File: run.sh
#!/bin/bash
# the make line also repeats each setting of config.mk as NAME=value (left out here)
make -C /OpenROAD-flow-scripts/flow DESIGN_CONFIG=/design/flow/config.mk WORK_HOME=/design/flow/orfs CLKGATE_MAP_FILE= finish
File: config.mk
export PLATFORM = sky130hd
export DESIGN_NAME = fir
export DESIGN_NICKNAME = fir
export VERILOG_FILES = /design/flow/design.v
export SDC_FILE = /design/flow/constraint.sdc
export NUM_CORES = 4
export LEC_CHECK = 0
export ABC_AREA = 1
export CAP_MARGIN = 20
export CORE_MARGIN = 2
export CORE_UTILIZATION = 72
export CTS_CLUSTER_DIAMETER = 375
export CTS_CLUSTER_SIZE = 99
export PLACE_DENSITY = 0.38
export SLEW_MARGIN = 20
File: constraint.sdc
create_clock -name core_clock -period 3.17 [get_ports {clk}]
set_input_delay 0.6340 -clock core_clock [delete_from_list [all_inputs] [get_ports {clk}]]
set_output_delay 0.6340 -clock core_clock [all_outputs]
set_load 0.01 [all_outputs]
File: design.v
`timescale 1ns / 10ps
module fir(
    input clk,                               
    input signed [15:0] noisy_signal,        
    output signed [15:0] filtered_signal     
);
    integer i, j;
    localparam [143:0] COEFFS = {16'h04F6,    
                                 16'h0AE4,    
                                 16'h1089,    
                                 16'h1469,    
                                 16'h160F,    
                                 16'h1496,    
                                 16'h1089,    
                                 16'h0AE4,    
                                 16'h04F6};   
    reg signed [15:0] delayed_signal [0:8];
    reg signed [31:0] prod  [0:8];
    reg signed [32:0] sum_0 [0:4];
    reg signed [33:0] sum_1 [0:2];
    reg signed [34:0] sum_2 [0:1];
    reg signed [35:0] sum_3;
    always @(posedge clk) begin
        delayed_signal[0] <= noisy_signal;
        for (i = 1; i <= 8; i = i + 1) begin
            delayed_signal[i] <= delayed_signal[i - 1];
        end
    end
    always @(posedge clk) begin
        for (j = 0; j <= 8; j = j + 1) begin
            prod[j] <= delayed_signal[j] * $signed(COEFFS[16*j +: 16]);
        end
    end
    always @(posedge clk) begin
        sum_0[0] <= prod[0] + prod[1];
        sum_0[1] <= prod[2] + prod[3];
        sum_0[2] <= prod[4] + prod[5];
        sum_0[3] <= prod[6] + prod[7];
        sum_0[4] <= prod[8];
    end
    always @(posedge clk) begin
        sum_1[0] <= sum_0[0] + sum_0[1];
        sum_1[1] <= sum_0[2] + sum_0[3];
        sum_1[2] <= sum_0[4];
    end
    always @(posedge clk) begin
        sum_2[0] <= sum_1[0] + sum_1[1];
        sum_2[1] <= sum_1[2];
    end
    always @(posedge clk) begin
        sum_3 <= sum_2[0] + sum_2[1];
    end
    assign filtered_signal = $signed(sum_3[35:14]);
endmodule
==> impl_metrics.ini, run 1 <==
; generated from flow reports
[outcome]
status = stopped before the end
stop_stage = global routing
error = [ERROR GRT-0116] Global routing finished with congestion. Check the congestion regions in the DRC Viewer.

[synthesis]
postSynthCellCount = 9070
synthTopLogicFamily = adder cells
ys_sh_adder_pct = 34.4
synth.cells.most_frequent = nand2_1, inv_1, ha_1
synth_top_cell_by_area = dfxtp_1
yosys_warnings = 6
synth.most_common_cell = nand2_1
mappedNetlistArea_um2 = 65900
ys_sh_mux_pct = 0
synth.distinct_cells = 37
yosysChipArea_um2 = 65900
synthAoiAreaFrac_pct = 4.54
ys_seq_share_pct = 20.8
edf_count = 0
synthArstFlopShare_pct = 0
xor_area_share_pct = 4.12
ys_ff = 683
synth.area.top_cells = dfxtp_1, ha_1, fa_1, nand2_1, inv_1
synth_top_area_share_pct = 20.8
ys.flop_type = dfxtp_1
ys_sh_simple_pct = 23.3
synth_nets = 10600
syn_area_per_cell_um2 = 7.26
ys_cells = 9070

[floorplan]
rows = 110
core_region_area_um2 = 90300
die_area_um2 = 93900
io_pins = 33
die_x_um = 306
die_h_um = 306
initCoreUtil_pct = 72.9

[clock_network]
cts.htree.levels = 1
cts_buffers = 10
cts_buffer_depth = 3
cts.sinks = 683
cts_root_buffer = clkbuf_16
cts_hold_buf = 0

[grt]
grtUsageTotal_pct = 81.8
overflow = 425

[placement]
place_area_um2 = 76100
place_inst = 10900
dp.final_hpwl_mm = 177
portBuffers = 32
gp_congestion = 1.04
through the flow:
stage / worst slack [ns]
after floorplan: -1.14
after global placement: -1.07
after detailed placement: -1.21
after CTS: -1.11
repair_timing:
item                       4_1_cts
setup endpoints to repair      185
gates resized                 1203
pin swaps                      641
gates cloned                     0
buffers inserted               157
metal layers:
metal / overflow / GRT usage, %
met1: 20 / 80.5
met2: 200 / 95.6
met3: 17 / 71.1
met4: 179 / 81.2
met5: 9 / 45.6
==> inputs of run 2 (changes only) <==
- CTS_CLUSTER_DIAMETER: 375 -> default
- CTS_CLUSTER_SIZE: 99 -> 72
- PLACE_DENSITY: 0.38 -> default
- SETUP_SLACK_MARGIN: default -> -0.07
- clock period: 3.17 -> 4.29 ns (I/O delays scaled with it)
==> impl_metrics.ini, run 2 <==
; physical design summary
[clock_network]
clk_latency_ns = 0.67
cts_buffers = 76
cts.htree.levels = 3
tritoncts = done
cts_hold_buf = 0
cts_buffer_depth = 3
clk_pin_slew_worst_paths_ns = 0.07
cts_root_buffer = clkbuf_16
cts.sinks = 683

[synthesis]
yosysChipArea_um2 = 65900
postSynthCellCount = 9070
ys_sh_simple_pct = 23.3
synth.distinct_cells = 37
synthTopLogicFamily = adder cells
synthAoiAreaFrac_pct = 4.54
synth_top_area_share_pct = 20.8
ys_seq_share_pct = 20.8
ys_sh_mux_pct = 0
edf_count = 0
synth_top_cell_by_area = dfxtp_1
syn_area_per_cell_um2 = 7.26
mappedNetlistArea_um2 = 65900
ys.flop_type = dfxtp_1
synth_nets = 10600
ys_sh_adder_pct = 34.4
yosys_warnings = 6
synth.most_common_cell = nand2_1
synth.cells.most_frequent = nand2_1, inv_1, ha_1
synth.area.top_cells = dfxtp_1, ha_1, fa_1, nand2_1, inv_1
ys_ff = 683
xor_area_share_pct = 4.12
ys_cells = 9070
synthArstFlopShare_pct = 0

[outcome]
violations = setup timing
status = finished with violations

[final_timing]
fmax_mhz = 208
hold_viol = 0
drv_slew = 0
fin_crit_ns = 4.80
min_period_over_period_pct = 112
holdWs_ns = 0.322
grt_setup_unrepaired = yes
worst_slack_ns = -0.509
skew_ns = 0.0319
slew_headroom_pct = 52.6
final-setup-viol-count = 43
worst_pin_slew_ns = 0.708

[worst_hold_path]
holdPathEnd = sum_1[2][13]$_DFF_P_
worstHoldPathType = reg -> reg
hold_start = sum_0[4][13]$_DFF_P_
hold_depth = 0

[routing]
drtAntennaViolNets = 0
vias_per_cell = 5.67
drtPass1Iterations = 9
vias = 60300
drt_wl_total_mm = 204
drc = 0
wl_per_cell_um = 19.2
drt_iter0_markers = 5533

[worst_setup_path]
rr_endpoint = prod[0][27]$_DFF_P_
crit_required_ns = 4.79
worst-path-stages = 18
cp_slowest_cell = fa_1
worst_ep_arrival_time_ns = 5.30
critPathBufInv = 3
cp_cell_sequence = ha_1 -> fa_1 -> fa_1 -> fa_1 -> inv_1 -> fa_1 -> inv_1 -> ha_1 -> nand2_2 -> inv_1 -> nand2_1 -> nand2_1 -> a21oi_1 -> nand2_1 -> nand2_1 -> nand2_1 -> nand2_1 -> nand2_1
crit_path_end_kind = flip-flop
crit_start = delayed_signal[0][13]$_DFF_P_
r2r-start = delayed_signal[0][13]$_DFF_P_
reg2reg_depth = 18
critPathCapture = prod[0][27]$_DFF_P_
path_max_fanout = 4
crit_top_cell = nand2_1
critPathTopFamily = adder cells
worstSetupPathType = reg -> reg
max_stage_delay_ns = 0.62
rrSetupSlack_ns = -0.51
startpoint_type = flip-flop

[grt]
grt_max_degree = 27
grt_pass1_vias = 59000
antenna_found_initial = 12
grt_pass1_wl_mm = 300
grtUsageTotal_pct = 40.3
overflow = 0

[floorplan]
die_area_um2 = 93900
io_pins = 33
rows = 110
die_x_um = 306
core_region_area_um2 = 90300
initCoreUtil_pct = 72.9
die_h_um = 306

[job]
warnings = 75
drv_cap = 0

[placement]
gp_congestion = 1.01
place_inst = 10500
pre_cts_slack_ns = -0.228
place_area_um2 = 69200
dp.final_hpwl_mm = 154
portBuffers = 32

[layout]
stdcell_count = 10600
area_growth_pct = 12.0
nNetsFinal = 10900
fill_cells = 5726
fin_area_um2 = 73800
## run 2: what timing repair did
item                                    in CTS  in global routing
pin swaps                                   12                 93
endpoints found under the hold margin        0                  0
gates cloned                                 0                  0
buffers inserted                             0                 13
endpoints found under the setup margin      48                100
resized                                     47                402
## run 2: stage by stage
stage	TNS (ns)	utilization [%]
finish	-5.27	81.7
global route	-12.78	81.7
CTS	-1.33	79.8
detailed placement	-5.05	76.7
global placement	-2.02	76.7
floorplan	-0.171	-
## run 2: final cells by class
type / count / area (µm²) / area share, %
clock inverters: 44 / 523 / 0.709
clock buffers: 95 / 2120 / 2.87
diodes: 7 / 17.5 / 0.0237
well taps: 1176 / 1470 / 1.99
multi-input cells: 6140 / 45400 / 61.6
repair buffers: 253 / 2020 / 2.74
flip-flops and latches: 683 / 13800 / 18.7
inverters: 2240 / 8420 / 11.4
## run 2: routing by layer
| layer | GRT usage (%) | vias up | part of all wire (%) | routed length, µm |
|---|---|---|---|---|
| met5 | 0 | - | 0.0064 | 13 |
| met3 | 6.62 | 1234 | 8.6 | 17500 |
| li1 | - | 28100 | - | - |
| met2 | 69.5 | 3332 | 47 | 95400 |
| met1 | 48.0 | 27600 | 37 | 75300 |
| met4 | 22.6 | 2 | 7.9 | 16200 |
==> inputs of run 3 (changes only) <==
- CORE_UTILIZATION: 72 -> 66
- CTS_CLUSTER_DIAMETER: default -> 382
- CTS_CLUSTER_SIZE: 72 -> default
- PLACE_DENSITY: default -> 0.35
- SETUP_SLACK_MARGIN: -0.07 -> 1.19
- clock period: 4.29 -> 5.05 ns (I/O delays scaled with it)
==> impl_metrics.ini, run 3 <==
; physical design summary
[outcome]
status = finished with violations
violations = setup timing

[final_timing]
slew_headroom_pct = 58.6
fmax_mhz = 193
worst_pin_slew_ns = 0.620
grt_setup_unrepaired = yes
fin_tns_setup_ns = -0.232
min_period_over_period_pct = 102
final-setup-viol-count = 3
skew_ns = 0.0509
hold_viol = 0
worst_slack_ns = -0.119
fin_crit_ns = 5.17
drv_slew = 0

[synthesis]
synth.area.top_cells = dfxtp_1, ha_1, fa_1, nand2_1, inv_1
synth_top_area_share_pct = 20.8
syn_area_per_cell_um2 = 7.26
edf_count = 0
ys_cells = 9070
ys_sh_simple_pct = 23.3
ys_sh_mux_pct = 0
ys_ff = 683
yosysChipArea_um2 = 65900
synth_nets = 10600
yosys_warnings = 6
mappedNetlistArea_um2 = 65900
synthArstFlopShare_pct = 0
ys_sh_adder_pct = 34.4
ys_seq_share_pct = 20.8
xor_area_share_pct = 4.12
synth.most_common_cell = nand2_1
postSynthCellCount = 9070
ys.flop_type = dfxtp_1
synth.cells.most_frequent = nand2_1, inv_1, ha_1
synthAoiAreaFrac_pct = 4.54
synth_top_cell_by_area = dfxtp_1
synth.distinct_cells = 37
synthTopLogicFamily = adder cells

[clock_network]
cts_hold_buf = 0
cts_buffers = 76
clk_latency_ns = 0.71
cts_root_buffer = clkbuf_16
clk_pin_slew_worst_paths_ns = 0.06
cts.htree.levels = 3
cts.sinks = 683
tritoncts = done
cts_buffer_depth = 3

[layout]
area_growth_pct = 20.9
comb_area_um2 = 50000
nNetsFinal = 11000
fill_cells = 6011
ff_latch_area_um2 = 14000

[placement]
dp.final_hpwl_mm = 149
gp_congestion = 0.997
portBuffers = 32

[floorplan]
initCoreUtil_pct = 66.7
die_area_um2 = 102000
rows = 115
die_x_um = 320
core_region_area_um2 = 98700
io_pins = 33
die_h_um = 320

[job]
drv_cap = 0
warnings = 75

[worst_setup_path]
critPathBufInv = 4
crit_top_cell = fa_1
reg2reg_depth = 16
startpoint_type = flip-flop
critPathCapture = prod[1][28]$_DFF_P_
worst-path-stages = 16
rrSetupSlack_ns = -0.12
worst_ep_arrival_time_ns = 5.76
path_max_fanout = 6
critPathTopFamily = adder cells
max_stage_delay_ns = 0.60
worstSetupPathType = reg -> reg
crit_required_ns = 5.64
cp_slowest_cell = fa_1
crit_start = delayed_signal[1][14]$_DFF_P_
cp_cell_sequence = inv_1 -> ha_4 -> fa_1 -> fa_1 -> inv_2 -> fa_1 -> inv_1 -> fa_1 -> inv_1 -> ha_4 -> a21oi_1 -> o21ai_2 -> a21oi_1 -> nand3_1 -> nand2_1 -> nand2_1
r2r-start = delayed_signal[1][14]$_DFF_P_
crit_path_end_kind = flip-flop
rr_endpoint = prod[1][28]$_DFF_P_

[routing]
drt_wl_total_mm = 239
vias_per_cell = 5.88
wl_per_cell_um = 22.1
drtPass1Iterations = 12
vias = 63700
drc = 0
drt_iter0_markers = 7353
drtAntennaViolNets = 0

[worst_hold_path]
hold_depth = 0
holdPathEnd = sum_2[1][15]$_DFF_P_
hold_start = sum_1[2][15]$_DFF_P_
worstHoldPathType = reg -> reg

[grt]
grt_max_degree = 22
antenna_found_initial = 19
grt_pass1_vias = 59200
grtUsageTotal_pct = 37.9
overflow = 0
grt_pass1_wl_mm = 307
run 3: timing repair:
action | CTS | global route
resized | 735 | 774
setup endpoints to repair | 124 | 144
pin swaps | 256 | 438
buffers inserted | 154 | 117
run 3: metrics by stage:
stage | setup WS [ns] | utilization (%) | instance area [µm²] | std cells | hold slack (ns)
finish | -0.119 | 80.6 | 79600 | 10800 | 0.323
global route | -0.347 | 80.6 | 79600 | 10800 | 0.328
CTS | 0.789 | 76.5 | 75500 | 10700 | 0.325
detailed placement | 0.485 | 69.4 | 68500 | 10400 | 0.312
global placement | 0.397 | 69.4 | 68500 | 10400 | 0.310
floorplan | 0.737 | - | 66500 | 9070 | 0.310
run 3: layout make-up:
class	count	area share (%)
inverter	2240	10.6
timing repair buffer	324	3.42
clock buffer	91	2.58
clock inverter	47	0.882
sequential	683	17.6
antenna	14	0.0440
tap	1287	2.02
multi-input combinational	6140	62.8
run 3: metal layers:
layer | routed length [µm] | GRT usage, % | vias up
li1 | - | - | 28200
met1 | 83000 | 45.6 | 29000
met2 | 106000 | 65.4 | 4516
met3 | 25200 | 5.62 | 1955
met4 | 24800 | 20.4 | 18
met5 | 336 | 0 | -
==> inputs of run 4 (changes only) <==
- CORE_ASPECT_RATIO: default -> 0.5
- CORE_UTILIZATION: 66 -> 72
- CTS_CLUSTER_DIAMETER: 382 -> 371
- CTS_CLUSTER_SIZE: default -> 99
- PLACE_DENSITY: 0.35 -> default
- SETUP_SLACK_MARGIN: 1.19 -> 1.12
- clock period: 5.05 -> 4.87 ns (I/O delays scaled with it)
==> impl_metrics.ini, run 4 <==
; generated from flow reports
[outcome]
status = stopped before the end
stop_stage = global routing

[placement]
gp_congestion = 1.02
portBuffers = 32
dp.final_hpwl_mm = 149
pre_cts_slack_ns = 0.422

[clock_network]
cts_hold_buf = 0
cts_buffers = 10
cts_root_buffer = clkbuf_16
cts_buffer_depth = 3
cts.sinks = 683
cts.htree.levels = 1

[floorplan]
rows = 78
io_pins = 33
initCoreUtil_pct = 72.6
die_h_um = 218
die_area_um2 = 94000
die_x_um = 432
core_region_area_um2 = 90700

[synthesis]
synth.area.top_cells = dfxtp_1, ha_1, fa_1, nand2_1, inv_1
synthTopLogicFamily = adder cells
synth_nets = 10600
ys_seq_share_pct = 20.8
edf_count = 0
ys_sh_simple_pct = 23.3
yosys_warnings = 6
ys_ff = 683
synth.cells.most_frequent = nand2_1, inv_1, ha_1
synth.distinct_cells = 37
ys_cells = 9070
synthArstFlopShare_pct = 0
synth.most_common_cell = nand2_1
postSynthCellCount = 9070
synth_top_area_share_pct = 20.8
ys.flop_type = dfxtp_1
xor_area_share_pct = 4.12
synth_top_cell_by_area = dfxtp_1
mappedNetlistArea_um2 = 65900
yosysChipArea_um2 = 65900
ys_sh_mux_pct = 0
synthAoiAreaFrac_pct = 4.54
syn_area_per_cell_um2 = 7.26
ys_sh_adder_pct = 34.4
[run 4: timing repair]
item / CTS
resized: 820
endpoints found under the hold margin: 0
cloned: 0
pin swaps: 345
buffers inserted: 215
setup endpoints to repair: 146
[run 4: through the flow]
| stage | cells | cell area, µm² | util, % |
|---|---|---|---|
| 2_1_floorplan | 9070 | 67000 | - |
| 3_3_place_gp | 10300 | 68900 | 76.0 |
| 3_5_place_dp | 10300 | 68900 | 76.0 |
| 4_1_cts | 10500 | 74300 | 81.9 |
==> inputs of run 5 (changes only) <==
- CORE_ASPECT_RATIO: 0.5 -> 1.31
- CTS_CLUSTER_DIAMETER: 371 -> default
- SETUP_SLACK_MARGIN: 1.12 -> -0.38
- clock period: 4.87 -> 4.19 ns (I/O delays scaled with it)
==> impl_metrics.ini, run 5 <==
; physical design summary
[outcome]
status = finished with violations
violations = setup timing

[worst_setup_path]
r2r-start = delayed_signal[1][14]$_DFF_P_
crit_start = delayed_signal[1][14]$_DFF_P_
cp_cell_sequence = inv_1 -> ha_1 -> inv_1 -> ha_1 -> inv_1 -> fa_1 -> fa_1 -> inv_1 -> fa_1 -> ha_1 -> nand2_2 -> nor2_1 -> inv_1 -> nor2_1 -> nand4_1 -> nand4_1 -> nand2_1
crit_required_ns = 4.69
worst_ep_arrival_time_ns = 4.98
critPathTopFamily = adder cells
crit_path_end_kind = flip-flop
rr_endpoint = prod[1][26]$_DFF_P_
critPathCapture = prod[1][26]$_DFF_P_
cp_slowest_cell = fa_1
worstSetupPathType = reg -> reg
path_max_fanout = 5
reg2reg_depth = 17
max_stage_delay_ns = 0.54
critPathBufInv = 5
worst-path-stages = 17
startpoint_type = flip-flop
rrSetupSlack_ns = -0.29
crit_top_cell = inv_1

[grt]
grt_max_degree = 27
overflow = 0
grtUsageTotal_pct = 39.0
antenna_found_initial = 2
grt_pass1_wl_mm = 289
grt_pass1_vias = 59100

[routing]
drt_iter0_markers = 4218
drt_wl_total_mm = 183
vias = 58100
wl_per_cell_um = 17.0
drc = 0
drtPass1Iterations = 9
n_antenna_cell = 0
drtAntennaViolNets = 0
vias_per_cell = 5.42

[placement]
pre_cts_slack_ns = -0.292
dp.final_hpwl_mm = 151
portBuffers = 32
gp_congestion = 0.983

[final_timing]
min_period_over_period_pct = 107
fmax_mhz = 223
slew_headroom_pct = 56.0
skew_ns = 0.0289
hold_viol = 0
final-setup-viol-count = 79
holdWs_ns = 0.303
fin_tns_setup_ns = -9.46
grt_setup_unrepaired = yes
fin_crit_ns = 4.48
worst_slack_ns = -0.288
worst_pin_slew_ns = 0.655
drv_slew = 0

[clock_network]
ctsResizeCount = 0
cts_root_buffer = clkbuf_16
cts_buffer_depth = 3
cts.htree.levels = 3
cts.sinks = 683
post_cts_buffers = 0
tritoncts = done
cts_hold_buf = 0
cts_buffers = 71
clk_pin_slew_worst_paths_ns = 0.07
clk_latency_ns = 0.66

[synthesis]
synthTopLogicFamily = adder cells
mappedNetlistArea_um2 = 65900
syn_area_per_cell_um2 = 7.26
ys_ff = 683
ys.flop_type = dfxtp_1
ys_cells = 9070
xor_area_share_pct = 4.12
ys_sh_adder_pct = 34.4
synth.distinct_cells = 37
synth.area.top_cells = dfxtp_1, ha_1, fa_1, nand2_1, inv_1
ys_sh_mux_pct = 0
postSynthCellCount = 9070
yosys_warnings = 6
ys_seq_share_pct = 20.8
synth.cells.most_frequent = nand2_1, inv_1, ha_1
synth_top_area_share_pct = 20.8
synth_top_cell_by_area = dfxtp_1
synth_nets = 10600
yosysChipArea_um2 = 65900
synthArstFlopShare_pct = 0
ys_sh_simple_pct = 23.3
synthAoiAreaFrac_pct = 4.54
synth.most_common_cell = nand2_1
edf_count = 0

[job]
warnings = 73
drv_cap = 0

[worst_hold_path]
worstHoldPathType = reg -> reg
holdPathEnd = sum_0[4][14]$_DFF_P_
hold_start = prod[8][14]$_DFF_P_
hold_depth = 0

[layout]
ff_latch_area_um2 = 13700
nNetsFinal = 11000
fill_cells = 6237
comb_area_um2 = 43900
area_growth_pct = 10.1
fin_util_pct = 80.2

[floorplan]
io_pins = 33
initCoreUtil_pct = 72.9
rows = 126
die_area_um2 = 93900
die_h_um = 350
die_x_um = 268
core_region_area_um2 = 90300
==> run 5: cell type report <==
type / count / area share [%]
clock inverter: 50 / 0.822
clock buffer: 82 / 2.62
inverter: 2240 / 11.6
multi-input combinational: 6140 / 60.6
sequential: 683 / 18.9
timing repair buffer: 316 / 3.40
tap: 1216 / 2.10
==> run 5: metal layers <==
layer | routed length (µm) | global-route usage (%) | vias up
li1 | - | - | 28200
met1 | 67900 | 42.1 | 26900
met2 | 89900 | 69.1 | 2198
met3 | 10300 | 6.05 | 888
met4 | 14600 | 27.9 | 2
met5 | 13 | 0 | -
==> run 5: per-stage QoR <==
step	instance area, µm²	cells
global route	72500	10700
global placement	69800	10600
floorplan	65900	9070
finish	72500	10700
detailed placement	69800	10600
CTS	72300	10700
==> inputs of run 6 (changes only) <==
- CELL_PAD_IN_SITES_DETAIL_PLACEMENT: default -> 0
- CELL_PAD_IN_SITES_GLOBAL_PLACEMENT: default -> 0
- CORE_ASPECT_RATIO: 1.31 -> 0.92
- CTS_CLUSTER_DIAMETER: default -> 90
- CTS_CLUSTER_SIZE: 99 -> 75
- GPL_ROUTABILITY_DRIVEN: default -> 0
- GPL_TIMING_DRIVEN: default -> 1
- MIN_ROUTING_LAYER: default -> met1
- PLACE_DENSITY_LB_ADDON: default -> 0.18
- SETUP_SLACK_MARGIN: -0.38 -> 1.23
- SLEW_MARGIN: 20 -> 15
- TNS_END_PERCENT: default -> 50
- clock period: 4.19 -> 4.24 ns (I/O delays scaled with it)
==> impl_metrics.ini, run 6 <==
; generated from flow reports
[synthesis]
synth_top_cell_by_area = dfxtp_1
ys.flop_type = dfxtp_1
ys_sh_mux_pct = 0
synthArstFlopShare_pct = 0
syn_area_per_cell_um2 = 7.26
synth.area.top_cells = dfxtp_1, ha_1, fa_1, nand2_1, inv_1
ys_seq_share_pct = 20.8
ys_ff = 683
xor_area_share_pct = 4.12
synthAoiAreaFrac_pct = 4.54
postSynthCellCount = 9070
synth.cells.most_frequent = nand2_1, inv_1, ha_1
yosys_warnings = 6
ys_sh_adder_pct = 34.4
mappedNetlistArea_um2 = 65900
yosysChipArea_um2 = 65900
synth.most_common_cell = nand2_1
synth_nets = 10600
ys_sh_simple_pct = 23.3
edf_count = 0
ys_cells = 9070
synth_top_area_share_pct = 20.8
synthTopLogicFamily = adder cells
synth.distinct_cells = 37

[floorplan]
initCoreUtil_pct = 72.6
rows = 106
die_x_um = 319
io_pins = 33
core_region_area_um2 = 90700
die_area_um2 = 93900
die_h_um = 294

[outcome]
stop_stage = global routing
status = stopped before the end

[clock_network]
cts_root_buffer = clkbuf_16
cts.sinks = 683
cts_buffer_depth = 3
cts_buffers = 31
cts.htree.levels = 1

[placement]
dp.final_hpwl_mm = 148
portBuffers = 32
place_inst = 10400
place_area_um2 = 70400
[run 6: through the flow]
step / util, % / worst slack, ns
after CTS: 82.6 / -0.100
after detailed placement: 77.7 / -0.127
after global placement: 77.7 / -0.0458
after floorplan: - / -0.0733
[run 6: timing repair]
item / 4_1_cts
gates resized: 496
setup endpoints to repair: 186
pin swaps: 298
buffers inserted: 109
hold buffers: 0
==> inputs of run 7 (changes only) <==
- CAP_MARGIN: 20 -> 35
- CELL_PAD_IN_SITES_DETAIL_PLACEMENT: 0 -> 1
- CELL_PAD_IN_SITES_GLOBAL_PLACEMENT: 0 -> default
- CORE_ASPECT_RATIO: 0.92 -> default
- CORE_MARGIN: 2 -> 6
- CORE_UTILIZATION: 72 -> 47
- CTS_CLUSTER_DIAMETER: 90 -> default
- CTS_CLUSTER_SIZE: 75 -> 50
- GPL_ROUTABILITY_DRIVEN: 0 -> default
- HOLD_SLACK_MARGIN: default -> 0.13
- MAX_ROUTING_LAYER: default -> met4
- MIN_ROUTING_LAYER: met1 -> met2
- PLACE_DENSITY_LB_ADDON: 0.18 -> 0.24
- SETUP_SLACK_MARGIN: 1.23 -> 1.1
- SLEW_MARGIN: 15 -> 0
- TNS_END_PERCENT: 50 -> 55
- clock period: 4.24 -> 6.0 ns (I/O delays scaled with it)
==> impl_metrics.ini, run 7 <==
; physical design summary
[outcome]
status = no timing/DRC/antenna violations

[floorplan]
die_area_um2 = 149000
die_x_um = 386
rows = 136
initCoreUtil_pct = 47.7
core_region_area_um2 = 138000
die_h_um = 386
io_pins = 33

[job]
warnings = 73
drv_cap = 0

[layout]
area_growth_pct = 9.09
fin_util_pct = 52.0
nNetsFinal = 10700
stdcell_count = 11200
comb_area_um2 = 43900
ff_latch_area_um2 = 13700
fill_cells = 17700

[synthesis]
yosysChipArea_um2 = 65900
syn_area_per_cell_um2 = 7.26
ys.flop_type = dfxtp_1
synth_nets = 10600
synth.distinct_cells = 37
synth.most_common_cell = nand2_1
synthAoiAreaFrac_pct = 4.54
ys_cells = 9070
synthTopLogicFamily = adder cells
synth_top_cell_by_area = dfxtp_1
ys_sh_adder_pct = 34.4
ys_ff = 683
synth.cells.most_frequent = nand2_1, inv_1, ha_1
synthArstFlopShare_pct = 0
mappedNetlistArea_um2 = 65900
edf_count = 0
postSynthCellCount = 9070
ys_sh_mux_pct = 0
synth_top_area_share_pct = 20.8
synth.area.top_cells = dfxtp_1, ha_1, fa_1, nand2_1, inv_1
xor_area_share_pct = 4.12
yosys_warnings = 6
ys_seq_share_pct = 20.8
ys_sh_simple_pct = 23.3

[clock_network]
cts_buffers = 84
clk_latency_ns = 0.77
cts_root_buffer = clkbuf_16
cts.htree.levels = 3
cts_buffer_depth = 3
cts.sinks = 683
tritoncts = done
clk_pin_slew_worst_paths_ns = 0.06

[final_timing]
fin_tns_setup_ns = 0
skew_ns = 0.0535
min_period_over_period_pct = 80.3
final-setup-viol-count = 0
hold_viol = 0
holdWs_ns = 0.319
fin_crit_ns = 4.82
drv_slew = 0
worst_pin_slew_ns = 0.959
slew_headroom_pct = 36.0
fmax_mhz = 207
grt_setup_unrepaired = yes

[worst_setup_path]
max_stage_delay_ns = 0.74
path_max_fanout = 7
worst-path-stages = 16
critPathBufInv = 4
rr_endpoint = prod[7][26]$_DFF_P_
r2r-start = delayed_signal[7][8]$_DFF_P_
critPathCapture = prod[7][26]$_DFF_P_
crit_start = delayed_signal[7][8]$_DFF_P_
crit_path_end_kind = flip-flop
worstSetupPathType = reg -> reg
worst_ep_arrival_time_ns = 5.47
cp_cell_sequence = ha_1 -> inv_1 -> fa_1 -> inv_1 -> fa_1 -> fa_1 -> inv_1 -> fa_1 -> inv_1 -> ha_1 -> a21oi_1 -> o21ai_0 -> a21oi_1 -> nand3_1 -> nand2_1 -> nand2_1
rrSetupSlack_ns = 1.18
cp_slowest_cell = dfxtp_1
startpoint_type = flip-flop
critPathTopFamily = adder cells
reg2reg_depth = 16
crit_required_ns = 6.65

[routing]
drtPass1Iterations = 13
wl_per_cell_um = 20.2
drc = 0
drt_iter0_markers = 13600
vias_per_cell = 7.18
vias = 80100
drtAntennaViolNets = 0
drt_wl_total_mm = 225

[grt]
grt_pass1_wl_mm = 343
overflow = 0
met1_usage_pct = 0
grt_pass1_vias = 90000
grtUsageTotal_pct = 46.1
grt_busiest_layer = met3
met3_usage_pct = 60.6
antenna_found_initial = 3
grt_max_degree = 22
grtUsageMet2_pct = 53.8

[placement]
gp_congestion = 1.06
dp.final_hpwl_mm = 184
portBuffers = 32
place_inst = 11000

[worst_hold_path]
hold_start = sum_0[4][5]$_DFF_P_
holdPathEnd = sum_1[2][5]$_DFF_P_
worstHoldPathType = reg -> reg
hold_depth = 0
run 7: layer usage:
metal	vias to the layer above	routed length (µm)	share of wire, %
met1	28600	0	0
met2	21600	112000	50
li1	27500	-	-
met5	-	0	0
met3	2383	91400	41
met4	0	21600	9.6
run 7: metrics by stage:
step,setup slack (ns),instance area [µm²]
2_1_floorplan,1.15,65900
3_3_place_gp,0.894,68600
3_5_place_dp,0.843,68600
4_1_cts,1.03,71600
5_1_grt,0.964,71800
6_report,1.18,71800
run 7: area by class of cell:
cell class	instances	share of cell area [%]
Antenna cell	30	0.104
Clock buffer	99	3.14
Clock inverter	53	1.06
Inverter	2240	11.7
Multi-Input combinational cell	6140	61.0
Sequential cell	683	19.1
Tap cell	1863	3.24
Timing Repair Buffer	47	0.603
run 7: what timing repair did:
action / in CTS / in global routing
pin swaps: 0 / 2
endpoints found under the setup margin: 12 / 63
setup buffers: 0 / 3
gates resized: 3 / 59
hold buffers: 0 / 0
==> inputs of run 8 (changes only) <==
- ABC_AREA: 1 -> default
- CAP_MARGIN: 35 -> 20
- CELL_PAD_IN_SITES_DETAIL_PLACEMENT: 1 -> default
- CORE_MARGIN: 6 -> 2
- CORE_UTILIZATION: 47 -> 40
- CTS_CLUSTER_SIZE: 50 -> default
- GPL_TIMING_DRIVEN: 1 -> default
- HOLD_SLACK_MARGIN: 0.13 -> default
- MAX_ROUTING_LAYER: met4 -> default
- MIN_ROUTING_LAYER: met2 -> default
- PLACE_DENSITY_LB_ADDON: 0.24 -> default
- SETUP_SLACK_MARGIN: 1.1 -> 1.54
- SLEW_MARGIN: 0 -> 20
- TNS_END_PERCENT: 55 -> default
- clock period: 6.0 -> 5.7 ns (I/O delays scaled with it)
==> impl_metrics.ini, run 8 <==
; physical design summary
[clock_network]
cts_buffers = 79
cts_root_buffer = clkbuf_16
cts_hold_buf = 0
clk_pin_slew_worst_paths_ns = 0.07
clk_latency_ns = 0.68
cts.htree.levels = 3
cts.sinks = 683
cts_buffer_depth = 3
tritoncts = done

[synthesis]
syn_area_per_cell_um2 = 9.75
ys.flop_type = dfxtp_1
synth.distinct_cells = 91
mappedNetlistArea_um2 = 56100
ys_cells = 5754
synthArstFlopShare_pct = 0
synth.area.top_cells = dfxtp_1, ha_1, fa_1, inv_1, xnor2_1
synth_nets = 7275
postSynthCellCount = 5754
synth.cells.most_frequent = inv_1, ha_1, dfxtp_1
ys_sh_simple_pct = 7.09
synthAoiAreaFrac_pct = 12.7
ys_sh_adder_pct = 40.4
ys_sh_mux_pct = 0.355
synth.most_common_cell = inv_1
yosysChipArea_um2 = 56100
synth_top_cell_by_area = dfxtp_1
edf_count = 0
synthTopLogicFamily = adder cells
ys_seq_share_pct = 24.4
synth_top_area_share_pct = 24.4
yosys_warnings = 6
ys_ff = 683
xor_area_share_pct = 6.90

[final_timing]
skew_ns = 0.0508
fin_tns_setup_ns = 0
fin_crit_ns = 5.26
worst_pin_slew_ns = 0.949
slew_headroom_pct = 36.7
fmax_mhz = 190
drv_slew = 0
holdWs_ns = 0.318
final-setup-viol-count = 0
min_period_over_period_pct = 92.3
hold_viol = 0
grt_setup_unrepaired = yes

[grt]
overflow = 0
grt_pass1_vias = 40900
antenna_found_initial = 2
grtUsageTotal_pct = 18.3
grt_max_degree = 26
grt_pass1_wl_mm = 211

[layout]
fill_cells = 12800
stdcell_count = 8024
fin_area_um2 = 66900
area_growth_pct = 19.2
fin_util_pct = 48.0
nNetsFinal = 7603

[worst_setup_path]
startpoint_type = flip-flop
max_stage_delay_ns = 0.49
crit_required_ns = 6.24
critPathBufInv = 4
crit_start = delayed_signal[4][2]$_DFF_P_
rr_endpoint = prod[4][28]$_DFF_P_
cp_cell_sequence = ha_1 -> ha_1 -> inv_1 -> fa_1 -> inv_1 -> fa_1 -> fa_1 -> inv_1 -> fa_1 -> inv_1 -> ha_1 -> a21o_1 -> a21o_1 -> a21oi_2 -> o21ai_2 -> a311oi_2 -> a21boi_2 -> o31ai_2 -> or4b_1 -> o311ai_1
r2r-start = delayed_signal[4][2]$_DFF_P_
reg2reg_depth = 20
path_max_fanout = 5
critPathTopFamily = adder cells
critPathCapture = prod[4][28]$_DFF_P_
cp_slowest_cell = fa_1
rrSetupSlack_ns = 0.44
worst-path-stages = 20
worst_ep_arrival_time_ns = 5.80
crit_path_end_kind = flip-flop
worstSetupPathType = reg -> reg

[placement]
gp_congestion = 0.874
place_area_um2 = 60000
portBuffers = 32
place_inst = 7657
dp.final_hpwl_mm = 102

[routing]
wl_per_cell_um = 16.0
vias = 39100
drtAntennaViolNets = 0
n_antenna_cell = 0
drc = 0
drt_iter0_markers = 1580
drt_wl_total_mm = 128
drtPass1Iterations = 6
vias_per_cell = 4.87

[job]
warnings = 73
drv_cap = 0

[worst_hold_path]
hold_depth = 0
hold_start = sum_1[2][6]$_DFF_P_
worstHoldPathType = reg -> reg
holdPathEnd = sum_2[1][6]$_DFF_P_

[floorplan]
die_area_um2 = 143000
rows = 137
io_pins = 33
initCoreUtil_pct = 40.2
core_region_area_um2 = 139000
die_h_um = 378
die_x_um = 378

[outcome]
status = no timing/DRC/antenna violations
-- run 8: repair_timing --
item	CTS	global route
buffers inserted	142	78
pin swaps	147	157
resized	341	227
endpoints found under the setup margin	116	115
-- run 8: cell type report --
cell class | instances | area (µm²) | area share, %
clock buffers | 101 | 2250 | 3.37
clock inverters | 46 | 578 | 0.864
inverters | 1191 | 4490 | 6.71
multi-input cells | 3852 | 40800 | 61.0
flip-flops and latches | 683 | 14100 | 21.1
well taps | 1876 | 2350 | 3.51
repair buffers | 275 | 2320 | 3.46
-- run 8: metal layers --
metal  GRT usage [%]  vias up  routed length, µm
met4            5.52        0               3450
met5               0        -                  0
met1            24.3    18800              60200
met2            31.3      454              61400
met3            1.99      178               3410
li1                -    19700                  -
-- run 8: through the flow --
stage	setup slack (ns)
floorplan	0.456
detailed placement	0.203
global placement	0.366
CTS	0.503
global route	0.207
finish	0.441
==> inputs of run 9 (changes only) <==
- CAP_MARGIN: 20 -> 15
- CELL_PAD_IN_SITES_DETAIL_PLACEMENT: default -> 0
- CELL_PAD_IN_SITES_GLOBAL_PLACEMENT: default -> 0
- CORE_UTILIZATION: 40 -> 72
- CTS_CLUSTER_DIAMETER: default -> 328
- CTS_CLUSTER_SIZE: default -> 21
- GPL_TIMING_DRIVEN: default -> 1
- MIN_ROUTING_LAYER: default -> met1
- PLACE_DENSITY: default -> 0.65
- SETUP_SLACK_MARGIN: 1.54 -> 0.64
- SLEW_MARGIN: 20 -> 15
- TNS_END_PERCENT: default -> 50
- clock period: 5.7 -> 4.8 ns (I/O delays scaled with it)
==> impl_metrics.ini, run 9 <==
; physical design summary
[synthesis]
synth_top_area_share_pct = 24.4
syn_area_per_cell_um2 = 9.75
ys_cells = 5754
synth.cells.most_frequent = inv_1, ha_1, dfxtp_1
synth.distinct_cells = 91
ys_ff = 683
ys_sh_mux_pct = 0.355
yosys_warnings = 6
ys_sh_adder_pct = 40.4
synth_nets = 7275
synthArstFlopShare_pct = 0
ys.flop_type = dfxtp_1
xor_area_share_pct = 6.90
yosysChipArea_um2 = 56100
ys_sh_simple_pct = 7.09
synth_top_cell_by_area = dfxtp_1
synthTopLogicFamily = adder cells
synth.area.top_cells = dfxtp_1, ha_1, fa_1, inv_1, xnor2_1
ys_seq_share_pct = 24.4
edf_count = 0
postSynthCellCount = 5754
mappedNetlistArea_um2 = 56100
synthAoiAreaFrac_pct = 12.7
synth.most_common_cell = inv_1

[job]
drv_cap = 0
warnings = 75

[grt]
met3_usage_pct = 3.37
met1_usage_pct = 45.0
antenna_found_initial = 1
grt_pass1_vias = 43000
grt_pass1_wl_mm = 217
grtUsageTotal_pct = 33.5
grt_busiest_layer = met2
overflow = 0
grtUsageMet2_pct = 56.4
grt_max_degree = 26

[routing]
drtAntennaViolNets = 0
n_antenna_cell = 0
drtPass1Iterations = 5
drt_wl_total_mm = 138
wl_per_cell_um = 19.0
vias_per_cell = 5.72
drc = 0
drt_iter0_markers = 2665
vias = 41600

[worst_setup_path]
cp_cell_sequence = ha_4 -> inv_2 -> fa_1 -> inv_2 -> ha_4 -> inv_2 -> fa_1 -> inv_1 -> fa_1 -> inv_2 -> fa_1 -> inv_1 -> ha_1 -> a21o_1 -> a21o_1 -> a21oi_2 -> o21ai_2 -> a311oi_2 -> a21boi_2 -> o31ai_2 -> or4b_1 -> o311ai_1
critPathCapture = prod[4][28]$_DFF_P_
startpoint_type = flip-flop
critPathTopFamily = adder cells
worst-path-stages = 22
worst_ep_arrival_time_ns = 5.72
crit_path_end_kind = flip-flop
crit_required_ns = 5.30
path_max_fanout = 3
worstSetupPathType = reg -> reg
critPathBufInv = 6
crit_start = delayed_signal[4][10]$_DFF_P_
cp_slowest_cell = fa_1
reg2reg_depth = 22
max_stage_delay_ns = 0.52
rrSetupSlack_ns = -0.42
rr_endpoint = prod[4][28]$_DFF_P_
r2r-start = delayed_signal[4][10]$_DFF_P_

[outcome]
status = finished with violations
violations = setup timing

[clock_network]
clk_latency_ns = 0.60
cts_hold_buf = 0
clk_pin_slew_worst_paths_ns = 0.10
cts_root_buffer = clkbuf_16
tritoncts = done
cts_buffers = 38
cts.sinks = 683
cts.htree.levels = 2
cts_buffer_depth = 3

[floorplan]
initCoreUtil_pct = 72.5
die_x_um = 283
die_area_um2 = 80200
io_pins = 33
rows = 102
core_region_area_um2 = 77300
die_h_um = 283

[final_timing]
drv_slew = 0
slew_headroom_pct = 43.9
worst_pin_slew_ns = 0.831
fin_crit_ns = 5.22
fmax_mhz = 192
final-setup-viol-count = 19
hold_viol = 0
skew_ns = 0.0276
grt_setup_unrepaired = yes
min_period_over_period_pct = 109
fin_tns_setup_ns = -2.82
worst_slack_ns = -0.418

[layout]
ff_latch_area_um2 = 13900
area_growth_pct = 16.5
fill_cells = 4380
stdcell_count = 7262
nNetsFinal = 7733
comb_area_um2 = 40900

[worst_hold_path]
hold_start = prod[8][1]$_DFF_P_
hold_depth = 0
holdPathEnd = sum_0[4][1]$_DFF_P_
worstHoldPathType = reg -> reg

[placement]
pre_cts_slack_ns = -0.503
place_inst = 7100
portBuffers = 32
dp.final_hpwl_mm = 103
gp_congestion = 0.924
==> run 9: layout make-up <==
type	count	share of cell area (%)
timing repair buffer	446	5.56
clock buffer	47	1.54
sequential	683	21.3
multi-input combinational	3852	62.6
tap	1040	1.99
clock inverter	3	0.0613
inverter	1191	6.87
==> run 9: per-stage QoR <==
step	area (µm²)	util (%)	hold slack, ns
2_1_floorplan	57100	-	0.310
3_3_place_gp	60800	78.7	0.310
3_5_place_dp	60800	78.7	0.312
4_1_cts	64200	83.0	0.324
5_1_grt	65300	84.5	0.330
6_report	65300	84.5	0.318
==> run 9: timing repair <==
| action | in CTS | in global routing |
|---|---|---|
| endpoints found under the setup margin | 108 | 122 |
| gates resized | 373 | 195 |
| pin swaps | 268 | 208 |
| gates cloned | 0 | 0 |
| setup buffers | 71 | 41 |
==> run 9: per-layer routing <==
metal / vias to the layer above / wire [µm] / part of all wire, %
li1: 19900 / - / -
met1: 20300 / 59800 / 43
met2: 1078 / 66600 / 48
met3: 348 / 5930 / 4.3
met4: 0 / 5890 / 4.3
met5: - / 0 / 0
==> inputs of run 10 (changes only) <==
- ABC_AREA: default -> 1
- CAP_MARGIN: 15 -> 20
- CELL_PAD_IN_SITES_DETAIL_PLACEMENT: 0 -> default
- CELL_PAD_IN_SITES_GLOBAL_PLACEMENT: 0 -> default
- CTS_CLUSTER_DIAMETER: 328 -> 231
- CTS_CLUSTER_SIZE: 21 -> 13
- GPL_TIMING_DRIVEN: 1 -> default
- MIN_ROUTING_LAYER: met1 -> default
- PLACE_DENSITY: 0.65 -> default
- PLACE_DENSITY_LB_ADDON: default -> 0.21
- SETUP_SLACK_MARGIN: 0.64 -> 0.11
- SLEW_MARGIN: 15 -> 20
- TNS_END_PERCENT: 50 -> default
- clock period: 4.8 -> 1.21 ns (I/O delays scaled with it)
==> impl_metrics.ini, run 10 <==
; generated from flow reports
[placement]
dp.final_hpwl_mm = 217
pre_cts_slack_ns = -3.37
gp_congestion = 1.07
place_inst = 11400
portBuffers = 32

[floorplan]
rows = 110
initCoreUtil_pct = 72.9
die_h_um = 306
core_region_area_um2 = 90300
io_pins = 33
die_x_um = 306
die_area_um2 = 93900

[synthesis]
synthAoiAreaFrac_pct = 4.54
mappedNetlistArea_um2 = 65900
ys.flop_type = dfxtp_1
edf_count = 0
ys_sh_simple_pct = 23.3
ys_seq_share_pct = 20.8
synth.distinct_cells = 37
xor_area_share_pct = 4.12
ys_cells = 9070
synth.cells.most_frequent = nand2_1, inv_1, ha_1
syn_area_per_cell_um2 = 7.26
synth_top_area_share_pct = 20.8
synthArstFlopShare_pct = 0
yosysChipArea_um2 = 65900
synth.area.top_cells = dfxtp_1, ha_1, fa_1, nand2_1, inv_1
ys_sh_mux_pct = 0
synth_top_cell_by_area = dfxtp_1
ys_ff = 683
ys_sh_adder_pct = 34.4
synthTopLogicFamily = adder cells
postSynthCellCount = 9070
synth_nets = 10600
yosys_warnings = 6
synth.most_common_cell = nand2_1

[outcome]
error = [ERROR DPL-0038] Utilization greater than 100%, impossible to legalize
stop_stage = clock tree synthesis
status = stopped before the end
==> run 10: per-stage QoR <==
stage	utilization, %	instance area (µm²)	hold WS [ns]
2_1_floorplan	-	74500	0.270
3_3_place_gp	93.9	84800	0.310
3_5_place_dp	93.9	84800	0.312
==> inputs of run 11 (changes only) <==
- CTS_CLUSTER_DIAMETER: 231 -> 96
- CTS_CLUSTER_SIZE: 13 -> 41
- SETUP_SLACK_MARGIN: 0.11 -> default
- SLEW_MARGIN: 20 -> 15
==> impl_metrics.ini, run 11 <==
; generated from flow reports
[outcome]
status = stopped before the end
stop_stage = clock tree synthesis
error = [ERROR DPL-0033] detailed placement checks failed during check placement.

[synthesis]
ys_sh_simple_pct = 23.3
synthTopLogicFamily = adder cells
yosysChipArea_um2 = 65900
xor_area_share_pct = 4.12
ys.flop_type = dfxtp_1
synth.cells.most_frequent = nand2_1, inv_1, ha_1
synthArstFlopShare_pct = 0
mappedNetlistArea_um2 = 65900
synth_top_cell_by_area = dfxtp_1
ys_sh_mux_pct = 0
ys_ff = 683
yosys_warnings = 6
synth_top_area_share_pct = 20.8
ys_cells = 9070
edf_count = 0
synth.most_common_cell = nand2_1
synth_nets = 10600
synth.distinct_cells = 37
synthAoiAreaFrac_pct = 4.54
postSynthCellCount = 9070
synth.area.top_cells = dfxtp_1, ha_1, fa_1, nand2_1, inv_1
syn_area_per_cell_um2 = 7.26
ys_seq_share_pct = 20.8
ys_sh_adder_pct = 34.4

[placement]
dp.final_hpwl_mm = 217
gp_congestion = 1.07
portBuffers = 32
pre_cts_slack_ns = -3.37
place_inst = 11400

[floorplan]
initCoreUtil_pct = 72.9
die_x_um = 306
die_h_um = 306
die_area_um2 = 93900
core_region_area_um2 = 90300
io_pins = 33
rows = 110
## run 11: stage by stage
stage / cell area (µm²) / hold WS (ns)
after detailed placement: 84800 / 0.312
after floorplan: 74500 / 0.270
after global placement: 84800 / 0.310
==> inputs of run 12 (changes only) <==
- ABC_AREA: 1 -> default
- CORE_UTILIZATION: 72 -> 18
- CTS_CLUSTER_DIAMETER: 96 -> default
- CTS_CLUSTER_SIZE: 41 -> default
- PLACE_DENSITY_LB_ADDON: 0.21 -> default
- SLEW_MARGIN: 15 -> 20
- clock period: 1.21 -> 6.2 ns (I/O delays scaled with it)
==> impl_metrics.ini, run 12 <==
; physical design summary
[outcome]
status = no timing/DRC/antenna violations

[final_timing]
hold_viol = 0
drv_slew = 0
fmax_mhz = 175
fin_crit_ns = 5.71
skew_ns = 0.0597
worst_pin_slew_ns = 0.808
worst_slack_ns = 0.489
grt_setup_unrepaired = no
holdWs_ns = 0.315
min_period_over_period_pct = 92.1
fin_tns_setup_ns = 0
final-setup-viol-count = 0
slew_headroom_pct = 45.5

[synthesis]
syn_area_per_cell_um2 = 9.75
synth_nets = 7275
synth.cells.most_frequent = inv_1, ha_1, dfxtp_1
ys_sh_simple_pct = 7.09
mappedNetlistArea_um2 = 56100
synth_top_area_share_pct = 24.4
edf_count = 0
synth.distinct_cells = 91
ys.flop_type = dfxtp_1
ys_sh_adder_pct = 40.4
yosys_warnings = 6
ys_cells = 5754
yosysChipArea_um2 = 56100
postSynthCellCount = 5754
ys_seq_share_pct = 24.4
xor_area_share_pct = 6.90
synthAoiAreaFrac_pct = 12.7
synthTopLogicFamily = adder cells
ys_ff = 683
synth.most_common_cell = inv_1
synth.area.top_cells = dfxtp_1, ha_1, fa_1, inv_1, xnor2_1
synthArstFlopShare_pct = 0
ys_sh_mux_pct = 0.355
synth_top_cell_by_area = dfxtp_1

[placement]
portBuffers = 32
dp.final_hpwl_mm = 97.5
pre_cts_slack_ns = 0.523
gp_congestion = 0.830
place_area_um2 = 61600

[clock_network]
cts.sinks = 683
cts_buffers = 78
clk_pin_slew_worst_paths_ns = 0.06
tritoncts = done
ctsResizeCount = 0
cts.htree.levels = 3
cts_hold_buf = 0
clk_latency_ns = 0.70
post_cts_buffers = 0
cts_buffer_depth = 3
cts_root_buffer = clkbuf_16

[worst_hold_path]
hold_depth = 0
hold_start = sum_1[2][13]$_DFF_P_
worstHoldPathType = reg -> reg
holdPathEnd = sum_2[1][13]$_DFF_P_

[worst_setup_path]
cp_cell_sequence = inv_1 -> ha_1 -> xor2_1 -> xnor2_1 -> ha_1 -> fa_1 -> fa_1 -> inv_1 -> fa_1 -> inv_1 -> ha_1 -> a21o_1 -> a21o_1 -> a21oi_1 -> o21ai_0 -> a311oi_2 -> a21boi_1 -> o31ai_2 -> or4b_1 -> o311ai_1
path_max_fanout = 7
worst-path-stages = 20
critPathCapture = prod[4][28]$_DFF_P_
reg2reg_depth = 20
max_stage_delay_ns = 0.49
startpoint_type = flip-flop
rr_endpoint = prod[4][28]$_DFF_P_
critPathBufInv = 3
crit_path_end_kind = flip-flop
r2r-start = delayed_signal[4][14]$_DFF_P_
worstSetupPathType = reg -> reg
crit_required_ns = 6.76
rrSetupSlack_ns = 0.49
cp_slowest_cell = fa_1
critPathTopFamily = adder cells
worst_ep_arrival_time_ns = 6.27
crit_start = delayed_signal[4][14]$_DFF_P_

[floorplan]
initCoreUtil_pct = 18.1
die_area_um2 = 316000
io_pins = 33
core_region_area_um2 = 309000
die_x_um = 562
rows = 204
die_h_um = 562

[grt]
grt_pass1_vias = 38600
grtUsageTotal_pct = 7.61
grt_pass1_wl_mm = 198
overflow = 0
grt_max_degree = 26
antenna_found_initial = 2

[routing]
wl_per_cell_um = 11.8
drtAntennaViolNets = 0
drt_iter0_markers = 1616
drtPass1Iterations = 5
vias = 37400
drc = 0
vias_per_cell = 3.72
drt_wl_total_mm = 119

[layout]
nNetsFinal = 7381
area_growth_pct = 15.0
fin_area_um2 = 64500
fin_util_pct = 20.8

[job]
warnings = 70
drv_cap = 0
==> run 12: cell type report <==
class,count,area (µm²)
fill,33900,245000
multi-input combinational,3852,37800
sequential,683,13700
tap,4120,5150
inverter,1191,4470
clock buffer,99,2120
clock inverter,42,742
timing repair buffer,54,485
antenna,2,5.00
==> run 12: metrics by stage <==
stage / std cells
detailed placement: 9900
finish: 10000
global placement: 9900
CTS: 10000
floorplan: 5754
global route: 10000
==> run 12: metal layers <==
| layer | up-vias | share of wire [%] | track usage (%) |
|---|---|---|---|
| met1 | 17700 | 48 | 9.99 |
| met3 | 141 | 2.5 | 0.757 |
| li1 | 19200 | - | - |
| met2 | 371 | 47 | 13.1 |
| met5 | - | 0 | 0 |
| met4 | 0 | 2.5 | 2.33 |
==> inputs of run 13 (changes only) <==
- CORE_UTILIZATION: 18 -> 70
- CTS_CLUSTER_SIZE: default -> 36
- clock period: 6.2 -> 4.92 ns (I/O delays scaled with it)
==> impl_metrics.ini, run 13 <==
; physical design summary
[clock_network]
cts_root_buffer = clkbuf_16
clk_pin_slew_worst_paths_ns = 0.06
clk_latency_ns = 0.64
cts_buffers = 76
cts_hold_buf = 0
cts.htree.levels = 3
cts.sinks = 683
cts_buffer_depth = 3
tritoncts = done

[grt]
overflow = 0
grt_pass1_vias = 41600
grtUsageTotal_pct = 31.7
antenna_found_initial = 3
grt_pass1_wl_mm = 210
grt_max_degree = 26

[routing]
wl_met3_mm = 5.06
vias = 40700
drtAntennaViolNets = 0
wl_met2_mm = 61.0
wl_per_cell_um = 17.7
drc = 0
drt_wl_total_mm = 129
highest_layer = met4
drt_iter0_markers = 2271
vias_per_cell = 5.56
drtPass1Iterations = 5
drt-met1-wl_mm = 59.7

[layout]
comb_area_um2 = 39100
fill_cells = 4959
ff_latch_area_um2 = 13800
stdcell_count = 7319
area_growth_pct = 15.3
fin_util_pct = 81.7
nNetsFinal = 7726

[worst_setup_path]
path_max_fanout = 4
worstSetupPathType = reg -> reg
worst-path-stages = 22
crit_path_end_kind = flip-flop
startpoint_type = flip-flop
crit_start = delayed_signal[4][10]$_DFF_P_
critPathCapture = prod[4][28]$_DFF_P_
worst_ep_arrival_time_ns = 5.78
max_stage_delay_ns = 0.51
critPathTopFamily = adder cells
crit_top_cell = fa_1
rrSetupSlack_ns = -0.35
critPathBufInv = 6
r2r-start = delayed_signal[4][10]$_DFF_P_
cp_slowest_cell = fa_1
reg2reg_depth = 22
cp_cell_sequence = ha_4 -> inv_2 -> fa_1 -> inv_2 -> ha_4 -> inv_2 -> fa_1 -> inv_1 -> fa_1 -> inv_1 -> fa_1 -> inv_1 -> ha_2 -> a21o_1 -> a21o_1 -> a21oi_2 -> o21ai_2 -> a311oi_2 -> a21boi_2 -> o31ai_2 -> or4b_1 -> o311ai_1
rr_endpoint = prod[4][28]$_DFF_P_
crit_required_ns = 5.43

[worst_hold_path]
hold_depth = 0
hold_start = sum_0[4][1]$_DFF_P_
worstHoldPathType = reg -> reg
holdPathEnd = sum_1[2][1]$_DFF_P_

[floorplan]
core_region_area_um2 = 79100
die_h_um = 287
die_x_um = 287
die_area_um2 = 82400
initCoreUtil_pct = 70.9
rows = 103
io_pins = 33

[placement]
dp.final_hpwl_mm = 101
place_inst = 7136
gp_congestion = 0.925
portBuffers = 32

[synthesis]
yosys_warnings = 6
synth.area.top_cells = dfxtp_1, ha_1, fa_1, inv_1, xnor2_1
ys.flop_type = dfxtp_1
ys_sh_mux_pct = 0.355
ys_seq_share_pct = 24.4
ys_ff = 683
synth.distinct_cells = 91
syn_area_per_cell_um2 = 9.75
ys_cells = 5754
synth_top_cell_by_area = dfxtp_1
postSynthCellCount = 5754
edf_count = 0
synthArstFlopShare_pct = 0
synthTopLogicFamily = adder cells
mappedNetlistArea_um2 = 56100
synthAoiAreaFrac_pct = 12.7
synth.most_common_cell = inv_1
yosysChipArea_um2 = 56100
synth_top_area_share_pct = 24.4
ys_sh_simple_pct = 7.09
xor_area_share_pct = 6.90
ys_sh_adder_pct = 40.4
synth_nets = 7275
synth.cells.most_frequent = inv_1, ha_1, dfxtp_1

[outcome]
violations = setup timing
status = finished with violations

[final_timing]
worst_pin_slew_ns = 0.835
min_period_over_period_pct = 107
drv_slew = 0
worst_slack_ns = -0.349
hold_viol = 0
slew_headroom_pct = 43.6
holdWs_ns = 0.325
final-setup-viol-count = 15
skew_ns = 0.0315
fmax_mhz = 190
fin_crit_ns = 5.27
fin_tns_setup_ns = -2.86
grt_setup_unrepaired = yes

[job]
drv_cap = 0
warnings = 75
-- run 13: cell type report --
cell class | count | share of cell area, %
Multi-Input combinational cell | 3852 | 60.4
Timing Repair Buffer | 401 | 4.97
Antenna cell | 1 | 0.00387
Sequential cell | 683 | 21.4
Inverter | 1191 | 6.92
Clock inverter | 45 | 1.04
Clock buffer | 96 | 3.27
Tap cell | 1050 | 2.03
-- run 13: routing by layer --
metal,global-route usage (%),vias to the layer above
met2,52.5,843
li1,-,19900
met4,8.37,0
met1,44.3,19700
met5,0,-
met3,3.48,240
-- run 13: per-stage QoR --
step	setup WS (ns)	cell area, µm²
5_1_grt	-0.530	64700
6_report	-0.349	64700
4_1_cts	-0.243	63700
3_3_place_gp	-0.364	60200
3_5_place_dp	-0.497	60200
2_1_floorplan	-0.325	56200
-- run 13: repair_timing --
item,4_1_cts,5_1_grt
setup endpoints to repair,32,46
setup buffers,20,27
pin swaps,68,115
resized,116,189
==> inputs of run 14 (changes only) <==
- CELL_PAD_IN_SITES_DETAIL_PLACEMENT: default -> 1
- CELL_PAD_IN_SITES_GLOBAL_PLACEMENT: default -> 1
- CORE_UTILIZATION: 70 -> 41
- CTS_CLUSTER_DIAMETER: default -> 328
- CTS_CLUSTER_SIZE: 36 -> default
- GPL_TIMING_DRIVEN: default -> 1
- MIN_ROUTING_LAYER: default -> met1
- PLACE_DENSITY_LB_ADDON: default -> 0.18
- SETUP_SLACK_MARGIN: default -> 0.64
- SLEW_MARGIN: 20 -> 15
- TNS_END_PERCENT: default -> 50
- clock period: 4.92 -> 4.8 ns (I/O delays scaled with it)
==> impl_metrics.ini, run 14 <==
; physical design summary
[synthesis]
synthArstFlopShare_pct = 0
ys_cells = 5754
ys_seq_share_pct = 24.4
synth.distinct_cells = 91
postSynthCellCount = 5754
synthTopLogicFamily = adder cells
synth.area.top_cells = dfxtp_1, ha_1, fa_1, inv_1, xnor2_1
synth.most_common_cell = inv_1
yosys_warnings = 6
synth_nets = 7275
synth.cells.most_frequent = inv_1, ha_1, dfxtp_1
ys.flop_type = dfxtp_1
synth_top_cell_by_area = dfxtp_1
synthAoiAreaFrac_pct = 12.7
xor_area_share_pct = 6.90
yosysChipArea_um2 = 56100
ys_ff = 683
ys_sh_adder_pct = 40.4
edf_count = 0
syn_area_per_cell_um2 = 9.75
mappedNetlistArea_um2 = 56100
synth_top_area_share_pct = 24.4
ys_sh_mux_pct = 0.355
ys_sh_simple_pct = 7.09

[placement]
place_area_um2 = 62100
portBuffers = 32
gp_congestion = 0.861
dp.final_hpwl_mm = 120

[final_timing]
holdWs_ns = 0.313
slew_headroom_pct = 33.6
worst_slack_ns = -0.401
fmax_mhz = 192
min_period_over_period_pct = 108
skew_ns = 0.0419
drv_slew = 0
worst_pin_slew_ns = 0.983
hold_viol = 0
grt_setup_unrepaired = yes
fin_crit_ns = 5.20
fin_tns_setup_ns = -2.61
final-setup-viol-count = 17

[worst_setup_path]
reg2reg_depth = 22
worstSetupPathType = reg -> reg
worst_ep_arrival_time_ns = 5.80
startpoint_type = flip-flop
critPathBufInv = 6
rr_endpoint = prod[4][28]$_DFF_P_
crit_top_cell = inv_2
crit_required_ns = 5.40
worst-path-stages = 22
critPathCapture = prod[4][28]$_DFF_P_
crit_path_end_kind = flip-flop
rrSetupSlack_ns = -0.40
crit_start = delayed_signal[4][10]$_DFF_P_
r2r-start = delayed_signal[4][10]$_DFF_P_
path_max_fanout = 4
cp_slowest_cell = fa_1
max_stage_delay_ns = 0.53
cp_cell_sequence = ha_4 -> inv_2 -> fa_1 -> inv_2 -> ha_4 -> inv_2 -> fa_1 -> inv_1 -> fa_1 -> inv_1 -> fa_2 -> inv_2 -> ha_4 -> a21o_1 -> a21o_1 -> a21oi_2 -> o21ai_2 -> a311oi_2 -> a21boi_2 -> o31ai_2 -> or4b_1 -> o311ai_1
critPathTopFamily = adder cells

[job]
warnings = 73
drv_cap = 0

[clock_network]
cts_hold_buf = 0
cts.htree.levels = 3
clk_latency_ns = 0.72
cts_buffer_depth = 3
cts.sinks = 683
tritoncts = done
cts_root_buffer = clkbuf_16
clk_pin_slew_worst_paths_ns = 0.06
cts_buffers = 83

[grt]
grt_pass1_vias = 45200
grtUsageTotal_pct = 21.6
antenna_found_initial = 5
overflow = 0
grt_pass1_wl_mm = 242
grt_max_degree = 25

[floorplan]
io_pins = 33
die_h_um = 374
rows = 135
die_x_um = 374
initCoreUtil_pct = 41.4
core_region_area_um2 = 136000
die_area_um2 = 140000

[worst_hold_path]
holdPathEnd = sum_1[2][12]$_DFF_P_
hold_depth = 0
worstHoldPathType = reg -> reg
hold_start = sum_0[4][12]$_DFF_P_

[routing]
drc = 0
drt_iter0_markers = 1248
wl_per_cell_um = 18.3
drtAntennaViolNets = 0
vias = 40700
drt_wl_total_mm = 149
drtPass1Iterations = 4
vias_per_cell = 4.99

[layout]
fill_cells = 14900
ff_latch_area_um2 = 14000
fin_util_pct = 50.7
fin_area_um2 = 68700
comb_area_um2 = 41000
area_growth_pct = 22.5
nNetsFinal = 7827

[outcome]
status = finished with violations
violations = setup timing
## run 14: routing by layer
layer | GRT usage (%) | routed length, µm | vias to the layer above | share of wire (%)
met3 | 2.30 | 2750 | 160 | 1.8
met5 | 0 | 0 | - | 0
met4 | 4.64 | 2870 | 0 | 1.9
met2 | 38.2 | 74300 | 269 | 50
met1 | 28.2 | 69500 | 20200 | 47
li1 | - | - | 20100 | -
## run 14: area by class of cell
type                            instances  area share, %
Antenna cell                            2        0.00728
Clock buffer                          110           3.43
Clock inverter                         43          0.938
Inverter                             1191           6.52
Multi-Input combinational cell       3852           59.7
Sequential cell                       683           20.3
Tap cell                             1781           3.24
Timing Repair Buffer                  495           5.87
## run 14: through the flow
step	cells	setup WS (ns)
2_1_floorplan	5754	-0.444
6_report	8157	-0.401
5_1_grt	8155	-0.600
3_5_place_dp	7889	-0.603
4_1_cts	8119	-0.369
3_3_place_gp	7889	-0.523
## run 14: what timing repair did
action | 4_1_cts | 5_1_grt
resized | 398 | 197
pin swaps | 202 | 183
setup endpoints to repair | 118 | 122
buffers inserted | 77 | 36
cloned | 0 | 0
